==> inputs of v16 <==
==> flow/design.v <==
`timescale 1ns / 1ps
module clock(clk, reset, freq, clk_en);
	input clk;
	input reset;
	input [31:0] freq;
	output clk_en;
	reg clk_temp;
	reg [26:0] counter;
	wire [26:0]	cycles;
	assign clk_en = clk_temp;
	assign cycles = (100000000 / freq) - 1;
	always @ (posedge clk) begin
		if (reset) begin
			counter <= 0;
			clk_temp <= 0;
		end
		else begin
		counter <= counter + 1;
		if (counter == cycles) begin
			clk_temp <= 1;
			counter <= 0;
		end
		else
			clk_temp <= 0;
		end
	end
endmodule
`timescale 1ns / 1ps
module hvsync_generator(clk, reset, en, vga_h_sync, vga_v_sync, inDisplayArea, CounterX, CounterY);
input clk;
input reset;
input en;
output vga_h_sync, vga_v_sync;
output reg inDisplayArea;
output [9:0] CounterX;
output [9:0] CounterY;
reg [9:0] CountX;
reg [9:0] CountY;
assign CounterX = PixelX;
assign CounterY = PixelY;
reg [9:0] PixelX;
reg [9:0] PixelY;
parameter CountXmaxed = 799;  
parameter CountYmaxed = 524;  
parameter hpulse = 96; 	 
parameter vpulse = 2; 	 
parameter hbp = 144; 	 
parameter hfp = 784; 	 
parameter vbp = 35; 		 
parameter vfp = 515; 	 
always @(posedge clk)
	if (reset) begin
		CountX <= 0;
		CountY <= 0;
	end
	else if (en)
	if(CountX < CountXmaxed)
		CountX <= CountX + 1;
	else 	
	begin
		CountX <= 0;
		if (CountY < CountYmaxed)
			CountY <= CountY + 1;
		else
			CountY <= 0;
	end
assign vga_h_sync = (CountX < hpulse) ? 0:1;
assign vga_v_sync = (CountY < vpulse) ? 0:1;
always @(posedge clk)
	if (reset) begin
		inDisplayArea <= 0;
		PixelX <= 0;
		PixelY <= 0;
	end
	else if (en)
	if(CountX >= hbp && CountX < hfp && CountY >= vbp && CountY < vfp) begin
		inDisplayArea <= 1;
		PixelX <= CountX - hbp;
		PixelY <= CountY - vbp;
	end
	else begin
		inDisplayArea <= 0;
		PixelX <= 0;
		PixelY <= 0;
	end
endmodule
`timescale 1ns / 1ps
module pieces(encoding, PixelX, PixelY, display);
	input [41:0] encoding;
	input [9:0] PixelX;
	input [9:0] PixelY;
	output display;
	reg [5:0] coordinate;
	always @* begin
		coordinate <= ((PixelX-145) / 50) + 7 * ((PixelY-90) / 50);
	end
	assign display = encoding[coordinate];
endmodule
`timescale 1ns / 1ps
module finish(encoding, pos, done);
	input [41:0] encoding;
	input [5:0] pos;
	output reg done;
	always @* begin
		if (encoding[pos+1] && encoding[pos+2] && encoding[pos+3] && (pos%7 < 4))
			done <= 1;
		else if (encoding[pos-1] && encoding[pos+1] && encoding[pos+2] && (pos%7 < 5) && (pos%7 > 0))
			done <= 1;
		else if (encoding[pos-2] && encoding[pos-1] && encoding[pos+1] && (pos%7 < 6) && (pos%7 > 1))
			done <= 1;
		else if (encoding[pos-3] && encoding[pos-2] && encoding[pos-1] && (pos%7 > 2))
			done <= 1;
		else if (encoding[pos+7] && encoding[pos+14] && encoding[pos+21] && (pos < 21))
			done <= 1;
		else if (encoding[pos+8] && encoding[pos+16] && encoding[pos+24] && (pos%7 < 4) && (pos < 21))
			done <= 1;
		else if (encoding[pos-8] && encoding[pos+8] && encoding[pos+16] && (pos%7 < 5) && (pos%7 > 0) && (pos < 28) && (pos > 6))
			done <= 1;
		else if (encoding[pos-16] && encoding[pos-8] && encoding[pos+8] && (pos%7 < 6) && (pos%7 > 1) && (pos < 35) && (pos > 13))
			done <= 1;
		else if (encoding[pos-24] && encoding[pos-16] && encoding[pos-8] && (pos%7 > 2) && (pos > 20))
			done <= 1;
		else if (encoding[pos+6] && encoding[pos+12] && encoding[pos+18] && (pos%7 > 2) && (pos < 21))
			done <= 1;
		else if (encoding[pos-6] && encoding[pos+6] && encoding[pos+12] && (pos%7 > 1) && (pos%7 < 6) && (pos < 28) && (pos > 6))
			done <= 1;
		else if (encoding[pos-12] && encoding[pos-6] && encoding[pos+6] && (pos%7 > 0) && (pos%7 < 5) && (pos < 35) && (pos > 13))
			done <= 1;
		else if (encoding[pos-18] && encoding[pos-12] && encoding[pos-6] && (pos%7 < 4) && (pos > 20))
			done <= 1;
		else 
			done <= 0;
	end
endmodule
`timescale 1ns / 1ps
module vga(clk, rst, reset, btnL, btnR, btnD, vga_h_sync, vga_v_sync, vga_R, vga_G, vga_B);
	input clk, rst, reset, btnL, btnR, btnD;
	output vga_h_sync, vga_v_sync;
	output [2:0] vga_R;
	output [2:0] vga_G;
	output [1:0] vga_B;
	wire inDisplayArea;
	wire [9:0] PixelX;
	wire [9:0] PixelY;
	wire clk_px;
	wire rDisplay, yDisplay, rFinish, yFinish;
	clock clkpx (.clk(clk), .reset(rst), .freq(25000000), .clk_en(clk_px));
	hvsync_generator syncgen(.clk(clk), .reset(rst), .en(clk_px), .vga_h_sync(vga_h_sync), .vga_v_sync(vga_v_sync), 
	.inDisplayArea(inDisplayArea), .CounterX(PixelX), .CounterY(PixelY));
	reg [41:0] red;
	reg [41:0] ylw;
	reg [3:0] col;
	reg [2:0] columnA;
	reg [2:0] columnB;
	reg [2:0] columnC;
	reg [2:0] columnD;
	reg [2:0] columnE;
	reg [2:0] columnF;
	reg [2:0] columnG;
	reg player;
	reg [5:0] coordinate;
	reg [5:0] prev_coordinate;
	reg [2:0] height;
	reg winner;
	reg rw;
	reg yw;
	pieces redpieces (.encoding(red_q), .PixelX(PixelX), .PixelY(PixelY), .display(rDisplay));
	pieces ylwpieces (.encoding(ylw_q), .PixelX(PixelX), .PixelY(PixelY), .display(yDisplay));
	finish rwins (.encoding(red_q), .pos(coordinate_q), .done(rFinish));
	finish ywins (.encoding(ylw_q), .pos(coordinate_q), .done(yFinish));
	reg [2:0] vga_R;
	reg [2:0] vga_G;
	reg [1:0] vga_B;
	always @(posedge clk) begin
		if (rst) begin
			vga_R = 3'b000;
			vga_G = 3'b000;
			vga_B = 2'b00;
		end
		else if(inDisplayArea) begin
			if (PixelX > 145 && PixelX < 495 && PixelY > 40 && PixelY < 90 &&
				(PixelX - 145 > col_q * 50) && (PixelX - 145 < (col_q+1) * 50)) begin
				if (player_q) begin
					vga_R = 3'b111;
					vga_G = 3'b000;
					vga_B = 2'b00;
				end
				else begin
					vga_R = 3'b111;
					vga_G = 3'b111;
					vga_B = 2'b00;
				end
			end
			else if (PixelX >= 145 && PixelX <= 495 && PixelY >= 90 && PixelY <= 390) begin
				if ((PixelX-45) % 50 == 0 || (PixelY-40) %50 == 0) begin
					vga_R = 3'b000;
					vga_G = 3'b000;
					vga_B = 2'b00;
				end
				else if (rDisplay) begin
					vga_R = 3'b111;
					vga_G = 3'b000;
					vga_B = 2'b00;
				end
				else if (yDisplay) begin
					vga_R = 3'b111;
					vga_G = 3'b111;
					vga_B = 2'b00;
				end
				else begin
					vga_R = 3'b000;
					vga_G = 3'b111;
					vga_B = 2'b11;
				end
			end
			else begin
				if (PixelX > 545 && PixelX < 595 && PixelY > 340 && PixelY < 390)
					if (rw_q) begin
						vga_R = 3'b111;
						vga_G = 3'b000;
						vga_B = 2'b00;
					end
					else if (yw_q) begin
						vga_R = 3'b111;
						vga_G = 3'b111;
						vga_B = 2'b00;
					end
					else begin
						vga_R = 3'b000;
						vga_G = 3'b111;
						vga_B = 2'b00;
					end
				else begin
					vga_R = 3'b111;
					vga_G = 3'b111;
					vga_B = 2'b11;
				end
			end
		end
		else begin
			vga_R = 3'b000;
			vga_G = 3'b000;
			vga_B = 2'b00;
		end
	end
	localparam DIV_BITS = 6;
	wire [DIV_BITS:0] clk_dv_inc;
	reg [DIV_BITS-1:0]  clk_dv;
   reg         clk_en;
   reg         clk_en_d;
   assign clk_dv_inc = clk_dv + 1;
   always @ (posedge clk) begin
		if (rst) begin
			clk_dv   <= 0;
			clk_en   <= 0;
			clk_en_d <= 0;
		end
		else begin
			clk_dv   <= clk_dv_inc[DIV_BITS-1:0];
			clk_en   <= clk_dv_inc[DIV_BITS];
			clk_en_d <= clk_en;
		end
	end
	reg [3:0]   step_reset;
	reg [3:0]	step_left;
	reg [3:0]	step_right;
	reg [3:0]	step_down;
   always @ (posedge clk)
		if (rst)
		begin
			step_reset <= 4'b0;
			step_left  <= 4'b0;
			step_right <= 4'b0;
			step_down  <= 4'b0;
		end
		else if (clk_en)
		begin
			step_reset[3:0]  <= {reset, step_reset[3:1]};
			step_left[3:0]  <= {btnL, step_left[3:1]};
			step_right[3:0]  <= {btnR, step_right[3:1]};
			step_down[3:0]  <= {btnD, step_down[3:1]};
		end
	reg [41:0] red_q;
	reg [41:0] ylw_q;
	reg [3:0] col_q;
	reg player_q;
	reg [5:0] coordinate_q;
	reg rw_q;
	reg yw_q;
	always @ (posedge clk) begin
		red = red_q;
		ylw = ylw_q;
		col = col_q;
		player = player_q;
		coordinate = coordinate_q;
		rw = rw_q;
		yw = yw_q;
		if (rst) begin
			red = 42'b0000111_0000000_0000000_0000000_0000000_0000000;
			ylw = 42'b0000000_0000111_0000000_0000000_0000000_0000000;
			col = 3;
			columnA = 2;
			columnB = 2;
			columnC = 2;
			columnD = 0;
			columnE = 0;
			columnF = 0;
			columnG = 0;
			player = 1;
			winner = 0;
			coordinate = 0;
			rw = 0;
			yw = 0;
		end
		else if(~step_reset[0] & step_reset[1] & step_reset[2] & clk_en_d) begin
			red = 42'b0;
			ylw = 42'b0;
			col = 3;
			columnA = 0;
			columnB = 0;
			columnC = 0;
			columnD = 0;
			columnE = 0;
			columnF = 0;
			columnG = 0;
			player = 1;
			winner = 0;
			coordinate = 0;
			rw = 0;
			yw = 0;
		end
		else if(~step_left[0] & step_left[1] & step_left[2] & clk_en_d) begin
			if (col == 0)
				col = 0;
			else
				col = col - 1;
		end
		else if(~step_right[0] & step_right[1] & step_right[2] & clk_en_d) begin
			if (col == 6)
				col = 6;
			else
				col = col + 1;
		end
		else if(~step_down[0] & step_down[1] & step_down[2] & clk_en_d) begin
			case (col)
				0 : height = columnA;
				1 : height = columnB;
				2 : height = columnC;
				3 : height = columnD;
				4 : height = columnE;
				5 : height = columnF;
				6 : height = columnG;
				default : height = 0;
			endcase
			if (height == 6)
				;
			else begin
				coordinate = col + 7*(5-height);
				if (player) begin
					red[coordinate] = 1;
				end
				else begin
					ylw[coordinate] = 1;
				end
				player = ~player;
				case (col)
					0 : columnA = height + 1;
					1 : columnB = height + 1;
					2 : columnC = height + 1;
					3 : columnD = height + 1;
					4 : columnE = height + 1;
					5 : columnF = height + 1;
					6 : columnG = height + 1;
					default : ;
				endcase
			end
			if (~winner) 
				if(rFinish && player) begin
					rw = 1;
					winner =1;
				end
				else if (yFinish && ~player) begin
					yw = 1;
					winner =1;
				end
		end
		red_q <= red;
		ylw_q <= ylw;
		col_q <= col;
		player_q <= player;
		coordinate_q <= coordinate;
		rw_q <= rw;
		yw_q <= yw;
	end
endmodule
==> flow/run.sh <==
#!/bin/bash
# the make line also repeats each setting of config.mk as NAME=value (left out here)
make -C /OpenROAD-flow-scripts/flow DESIGN_CONFIG=/design/flow/config.mk WORK_HOME=/design/flow/orfs CLKGATE_MAP_FILE= finish
==> flow/config.mk <==
export PLATFORM = sky130hd
export DESIGN_NAME = vga
export DESIGN_NICKNAME = vga
export VERILOG_FILES = /design/flow/design.v
export SDC_FILE = /design/flow/constraint.sdc
export NUM_CORES = 4
export LEC_CHECK = 0
export CAP_MARGIN = 20
export CORE_MARGIN = 9
export CORE_UTILIZATION = 40
export SLEW_MARGIN = 5
==> flow/constraint.sdc <==
create_clock -name core_clock -period 10.0 [get_ports {clk}]
set_input_delay 2.0000 -clock core_clock [delete_from_list [all_inputs] [get_ports {clk}]]
set_output_delay 2.0000 -clock core_clock [all_outputs]
set_load 0.01 [all_outputs]
==> inputs of v35, as changes to v16 <==
--- a/flow/config.mk
+++ b/flow/config.mk
@@ -8,4 +8,5 @@
 export CAP_MARGIN = 20
-export CORE_MARGIN = 9
-export CORE_UTILIZATION = 40
-export SLEW_MARGIN = 5
+export CORE_MARGIN = 2
+export CORE_UTILIZATION = 66
+export SETUP_SLACK_MARGIN = 1.75
+export SLEW_MARGIN = 20
==> flow/constraint.sdc (replaced) <==
create_clock -name core_clock -period 7.03 [get_ports {clk}]
set_input_delay 1.4060 -clock core_clock [delete_from_list [all_inputs] [get_ports {clk}]]
set_output_delay 1.4060 -clock core_clock [all_outputs]
set_load 0.01 [all_outputs]
==> results.txt <==
Notes on the physical implementation.

- The met2 wire length is ~32 mm, for reference.
- The cell area after placement is ~24000 um2, for reference.
- The final setup violation count is 1, for reference.
- In the post-route analysis, the smallest setup slack over all paths is -80.3 ps.
- The reasons given for failing layout checks are setup timing.
- The global routing report lists met2 layer usage as 0.596.
- The number of non-clock buffers is roughly 130, for reference.
- The run finished, with violations left.
# the run above: v35

==> results.txt <==
Notes on the physical implementation.

- The plain and repair buffers instantiated in the layout total ~50.
- The run finished with no timing, DRC or antenna violations.
- The placed instances occupy a cell area of between 20000 and 25000 um2.
- The met2 global-route usage is 0.330, for reference.
# the run above: v16

